// miniRV
module miniRV (
    input   wire                clk,
    input   wire                rst,
    input   wire[31:0]      inst_i,
    input   wire[31:0]      mem_rdata_i,
    output  wire[13:0]   inst_addr_o,
    output  wire[15:0]          mem_addr_o,
    output  wire                mem_wen_o,
    output  wire[31:0]      mem_wdata_o,
    output          debug_wb_have_inst,    
    output [31:0]   debug_wb_pc,           
    output          debug_wb_ena,          
    output [4:0]    debug_wb_reg,          
    output [31:0]   debug_wb_value         
);
wire                pc_sel_i;
wire                id_pc_sel_o;
wire[15:0]          pc_br_addr_i;
wire[15:0]  pc_pc_o;
wire[15:0]  pc_pc4_o;
assign inst_addr_o = pc_pc_o[15:2];
wire[15:0]          ifid_pc_o;
wire[15:0]          ifid_pc4_o;
wire[31:0]      ifid_inst_o;
wire                idex_inst_valid_i;
wire[31:0]      idex_op1_i;
wire[31:0]      idex_op2_i;
wire[1:0]           idex_alu_sel_i;
wire[3:0]           idex_alu_op_i;
wire                idex_reg_wen_i;
wire[4:0]   idex_reg_waddr_i;
wire[1:0]           idex_wb_sel_i;
wire                idex_mem_wen_i;
wire[31:0]      idex_mem_wdata_i;
  ...
Size: about 5300 cells after synthesis, ~75000 um^2 of cells after synthesis.
Settings: LEC_CHECK=0, CAP_MARGIN=20, CORE_MARGIN=2, CORE_UTILIZATION=40, SLEW_MARGIN=20; clock period 12.2 ns.
run.sh (not shown) runs the stock make flow with config.mk's settings and CLKGATE_MAP_FILE=.
The baseline ran to the end with no violations.
==> next run, changes <==
--- a/flow/config.mk
+++ b/flow/config.mk
@@ -10 +10 @@
-export CORE_UTILIZATION = 40
+export CORE_UTILIZATION = 57
==> flow/constraint.sdc (replaced) <==
create_clock -name core_clock -period 5.61 [get_ports {clk}]
set_input_delay 1.1220 -clock core_clock [delete_from_list [all_inputs] [get_ports {clk}]]
set_output_delay 1.1220 -clock core_clock [all_outputs]
set_load 0.01 [all_outputs]
Now the flow completed and failed the layout checks on negative setup slack.
Wire length came out higher by 14%.
Die area is lower by about 30%.
Power went up by about 120%.
Maximum frequency rose by 35%.
Flip-flop count stays the same.
Core utilization climbs by 26 points.
Final area rose by about 10%.
Area after synthesis is unchanged.
Critical path depth came out lower by 11.
Sequential power rose by 110%.
==> next run, changes <==
--- a/flow/config.mk
+++ b/flow/config.mk
@@ -10 +10,3 @@
-export CORE_UTILIZATION = 57
+export CORE_UTILIZATION = 72
+export CTS_CLUSTER_SIZE = 44
+export SETUP_SLACK_MARGIN = 0.21
==> flow/constraint.sdc (replaced) <==
create_clock -name core_clock -period 6.18 [get_ports {clk}]
set_input_delay 1.2360 -clock core_clock [delete_from_list [all_inputs] [get_ports {clk}]]
set_output_delay 1.2360 -clock core_clock [all_outputs]
set_load 0.01 [all_outputs]
Now the flow never finished: it broke off in global routing on GRT-0116.
Die size is lower by 21%.
Synthesized area does not change.
Synthesized cell count does not change.
==> next run, changes <==
--- a/flow/config.mk
+++ b/flow/config.mk
@@ -11,2 +11 @@
-export CTS_CLUSTER_SIZE = 44
-export SETUP_SLACK_MARGIN = 0.21
+export PLACE_DENSITY = 0.66
==> flow/constraint.sdc (replaced) <==
create_clock -name core_clock -period 7.78 [get_ports {clk}]
set_input_delay 1.5560 -clock core_clock [delete_from_list [all_inputs] [get_ports {clk}]]
set_output_delay 1.5560 -clock core_clock [all_outputs]
set_load 0.01 [all_outputs]
With this change the flow failed in clock tree synthesis on DPL-0033.
Synthesized area does not change.
Die size stays the same.
Synthesized cell count does not change.
==> next run, changes <==
--- a/flow/config.mk
+++ b/flow/config.mk
@@ -10,0 +11 @@
+export CTS_CLUSTER_SIZE = 37
@@ -11,0 +13 @@
+export SETUP_SLACK_MARGIN = 1.72
==> flow/constraint.sdc (replaced) <==
create_clock -name core_clock -period 6.69 [get_ports {clk}]
set_input_delay 1.3380 -clock core_clock [delete_from_list [all_inputs] [get_ports {clk}]]
set_output_delay 1.3380 -clock core_clock [all_outputs]
set_load 0.01 [all_outputs]
The changed run failed in global routing.
Die size is unchanged.
Synthesized cell count stays the same.
Synthesized area stays the same.

========
miniRV again, from the RTL that the note above started with.
make LEC_CHECK=0 ABC_AREA=0 CAP_MARGIN=20 CORE_ASPECT_RATIO=0.5 CORE_MARGIN=2 CORE_UTILIZATION=72 CTS_CLUSTER_DIAMETER=376 CTS_CLUSTER_SIZE=100 SETUP_SLACK_MARGIN=-0.58 SLEW_MARGIN=20 finish   # period 7.59 ns
The baseline failed in detailed placement (3_5_place_dp).
Change:
==> flow/config.mk (replaced) <==
export PLATFORM = sky130hd
export DESIGN_NAME = miniRV
export DESIGN_NICKNAME = miniRV
export VERILOG_FILES = /design/flow/design.v
export SDC_FILE = /design/flow/constraint.sdc
export NUM_CORES = 4
export LEC_CHECK = 0
export CAP_MARGIN = 20
export CORE_MARGIN = 2
export CORE_UTILIZATION = 72
export CTS_CLUSTER_SIZE = 22
export PLACE_DENSITY = 0.66
export SETUP_SLACK_MARGIN = 1.72
export SLEW_MARGIN = 20
==> flow/constraint.sdc (replaced) <==
create_clock -name core_clock -period 6.61 [get_ports {clk}]
set_input_delay 1.3220 -clock core_clock [delete_from_list [all_inputs] [get_ports {clk}]]
set_output_delay 1.3220 -clock core_clock [all_outputs]
set_load 0.01 [all_outputs]
The new run did not get past global routing (5_1_grt) (GRT-0116).
Synthesized area is unchanged.
Die area is about the same.
Synthesized cell count does not change.
Change:
--- a/flow/config.mk
+++ b/flow/config.mk
@@ -9,6 +9,3 @@
 export CORE_MARGIN = 2
-export CORE_UTILIZATION = 72
-export CTS_CLUSTER_SIZE = 22
-export PLACE_DENSITY = 0.66
-export SETUP_SLACK_MARGIN = 1.72
+export CORE_UTILIZATION = 40
 export SLEW_MARGIN = 20
==> flow/constraint.sdc (replaced) <==
create_clock -name core_clock -period 8.95 [get_ports {clk}]
set_input_delay 1.7900 -clock core_clock [delete_from_list [all_inputs] [get_ports {clk}]]
set_output_delay 1.7900 -clock core_clock [all_outputs]
set_load 0.01 [all_outputs]
What happened: This time the run produced a clean layout; area after synthesis is unchanged; synthesized cell count is unchanged; die area came out higher by well over a third.
Change:
--- a/flow/config.mk
+++ b/flow/config.mk
@@ -9,3 +9,5 @@
 export CORE_MARGIN = 2
-export CORE_UTILIZATION = 40
+export CORE_UTILIZATION = 65
+export CTS_CLUSTER_SIZE = 55
 export SLEW_MARGIN = 20
+export TNS_END_PERCENT = 5
==> flow/constraint.sdc (replaced) <==
create_clock -name core_clock -period 6.19 [get_ports {clk}]
set_input_delay 1.2380 -clock core_clock [delete_from_list [all_inputs] [get_ports {clk}]]
set_output_delay 1.2380 -clock core_clock [all_outputs]
set_load 0.01 [all_outputs]
Result:
- This time the run aborted during global routing (5_1_grt) on ODB-0269
- die size went down by 38%
- area after synthesis does not change
- synthesized cell count stays the same
No activity file was given, so power comes from the tool's default toggle rates.
